## attitude_estimation
module attitude_estimation(
    input clk,
    input reset,
    output SCLK,
    output MOSI,
    input  MISO_G,
    output SS_G,
    input  MISO_A,
    output SS_A,
    output [15:0] gyro_x,
    output [15:0] gyro_y,
    output [15:0] accl_x,
    output [15:0] accl_y,
    output [15:0] accl_z
    );
==> flow/config.mk <==
export PLATFORM = sky130hd
export DESIGN_NAME = attitude_estimation
export DESIGN_NICKNAME = attitude_estimation
export VERILOG_FILES = /design/flow/design.v
export SDC_FILE = /design/flow/constraint.sdc
export NUM_CORES = 4
export LEC_CHECK = 0
export ABC_AREA = 1
export CAP_MARGIN = 20
export CORE_MARGIN = 2
export CORE_UTILIZATION = 72
export CTS_CLUSTER_DIAMETER = 207
export GPL_ROUTABILITY_DRIVEN = 1
export GPL_TIMING_DRIVEN = 1
export MAX_ROUTING_LAYER = met4
export PLACE_DENSITY_LB_ADDON = 0.03
export SLEW_MARGIN = 20
export TNS_END_PERCENT = 40
==> flow/constraint.sdc <==
create_clock -name core_clock -period 11.2 [get_ports {clk}]
set_input_delay 2.2400 -clock core_clock [delete_from_list [all_inputs] [get_ports {clk}]]
set_output_delay 2.2400 -clock core_clock [all_outputs]
set_load 0.01 [all_outputs]
run.sh (not shown) runs the stock make flow with config.mk's settings and CLKGATE_MAP_FILE=.
Next try:
- ABC_AREA: 1 -> 0
- CORE_UTILIZATION: 72 -> 70
- CTS_CLUSTER_DIAMETER: 207 -> default
- PLACE_DENSITY_LB_ADDON: 0.03 -> 0.0
- clock period: 11.2 -> 11.4 ns (I/O delays scaled with it)
=>
- Now the flow ran to the end with violations: negative setup slack
- wire length falls by 17%
- final area rises by 0.99%
- hold slack improves by 31 ps
- final cell count falls by 18%

---

P:
attitude_estimation again, from the RTL that the note above started with.
clock: 5.3 ns
lec_check: 0
cap_margin: 20
core_margin: 2
core_utilization: 72
cts_cluster_size: 51
place_density_lb_addon: 0.0
setup_slack_margin: 1.36
slew_margin: 20
P got as far as clock tree synthesis, where a tool error ended the run.
## Diff of input files: Q against P
# P
export LEC_CHECK = 0
export CAP_MARGIN = 20
export CORE_MARGIN = 2
export CORE_UTILIZATION = 72
export CTS_CLUSTER_SIZE = 51
export PLACE_DENSITY_LB_ADDON = 0.0
export SETUP_SLACK_MARGIN = 1.36
export SLEW_MARGIN = 20
create_clock -name core_clock -period 5.3 [get_ports {clk}]
# Q
export LEC_CHECK = 0
export CAP_MARGIN = 20
export CORE_MARGIN = 2
export CORE_UTILIZATION = 40
export SLEW_MARGIN = 20
create_clock -name core_clock -period 25.0 [get_ports {clk}]
==> comparison <==
Every stage of the flow completed for Q, and the final layout passed the timing, design-rule and antenna checks.
Detailed placement HPWL (higher): P
Measured against each other, P and Q differ in area of the die, the higher figure coming from Q.
On worst slack after detailed placement, P loses to Q.
Input-level comparison between R and Q:
# Q
export LEC_CHECK = 0
export CAP_MARGIN = 20
export CORE_MARGIN = 2
export CORE_UTILIZATION = 40
export SLEW_MARGIN = 20
create_clock -name core_clock -period 25.0 [get_ports {clk}]
# R
export LEC_CHECK = 0
export ABC_AREA = 1
export CAP_MARGIN = 20
export CORE_MARGIN = 2
export CORE_UTILIZATION = 72
export CTS_CLUSTER_DIAMETER = 384
export SETUP_SLACK_MARGIN = 0.76
export SLEW_MARGIN = 20
create_clock -name core_clock -period 6.19 [get_ports {clk}]
- Status: R FAILED at clock tree synthesis (tool error)
- Against Q, R comes in 40% lower on die footprint.
- Delta (R minus Q): post-synthesis mux area share decreased by 3.4 points relative to the old numbers, share of synthesized area occupied by flip-flops and latches decreased by 0.79 points relative to the old numbers, xor-xnor portion of the synthesized cell area decreased by 3.8 points relative to the old numbers, chip area estimate from yosys synthesis increased by 7.5% relative to the old numbers, number of top-level pins closely matched the old numbers.
- Delta(synthesized area, R - Q) > 0
- R vs Q on number of instances in the placed design: R is the higher one.
- In R the area fraction in and, or, nand and nor cells after synthesis turned out 12 points higher than in Q.
- Synthesized-area fraction occupied by ao, oa, aoi and oai cells: R vs Q down 4.3 points
### R -> S
# R
export LEC_CHECK = 0
export ABC_AREA = 1
export CAP_MARGIN = 20
export CORE_MARGIN = 2
export CORE_UTILIZATION = 72
export CTS_CLUSTER_DIAMETER = 384
export SETUP_SLACK_MARGIN = 0.76
export SLEW_MARGIN = 20
create_clock -name core_clock -period 6.19 [get_ports {clk}]
# S
export LEC_CHECK = 0
export CAP_MARGIN = 15
export CORE_MARGIN = 2
export CORE_UTILIZATION = 72
export PLACE_DENSITY = 0.36
export SLEW_MARGIN = 20
create_clock -name core_clock -period 10.8 [get_ports {clk}]
Results
The remaining runs in R and S completed every stage, whereas R halted early. Completing all stages was not enough for S: its layout failed the final checks because of negative setup slack. R did not finish; a tool error ended it in clock tree synthesis. Summary of S over R: area after synthesis lost about 7%, part of the Yosys area used for sequential elements shows an increase of 0.79 points, parity-gate share of the synthesized area counting xor and xnor cells went up. Between S and R, it is S whose HPWL reported at the end of detailed placement is lower, by 41%.
Modified inputs, T compared to S
# S
export LEC_CHECK = 0
export CAP_MARGIN = 15
export CORE_MARGIN = 2
export CORE_UTILIZATION = 72
export PLACE_DENSITY = 0.36
export SLEW_MARGIN = 20
create_clock -name core_clock -period 10.8 [get_ports {clk}]
# T
export LEC_CHECK = 0
export CAP_MARGIN = 20
export CORE_MARGIN = 2
export CORE_UTILIZATION = 72
export SETUP_SLACK_MARGIN = 1.36
export SLEW_MARGIN = 20
create_clock -name core_clock -period 5.42 [get_ports {clk}]
Results
S -> T: placeable core region delta 0, exact match
Comparing S against T, there is no change at all in post-synthesis cell count from yosys.
The initial core utilization of T and that of S are within noise of each other.
T never completed; the flow aborted with a tool error in clock tree synthesis.
Changes observed in T relative to S: synthesized instance count stayed essentially flat; final estimated routing congestion in global placement +about 3%; chip area from the yosys synthesis statistics held steady.
T falls short of S in worst setup timing slack at the placement stage.
[compare] base=S new=T: total placed cells including tap cells climbed 743, post-DP HPWL climbed 47%, post-detailed-placement cell area climbed about 14%.
On flop and latch count out of synthesis, S and T are basically level.
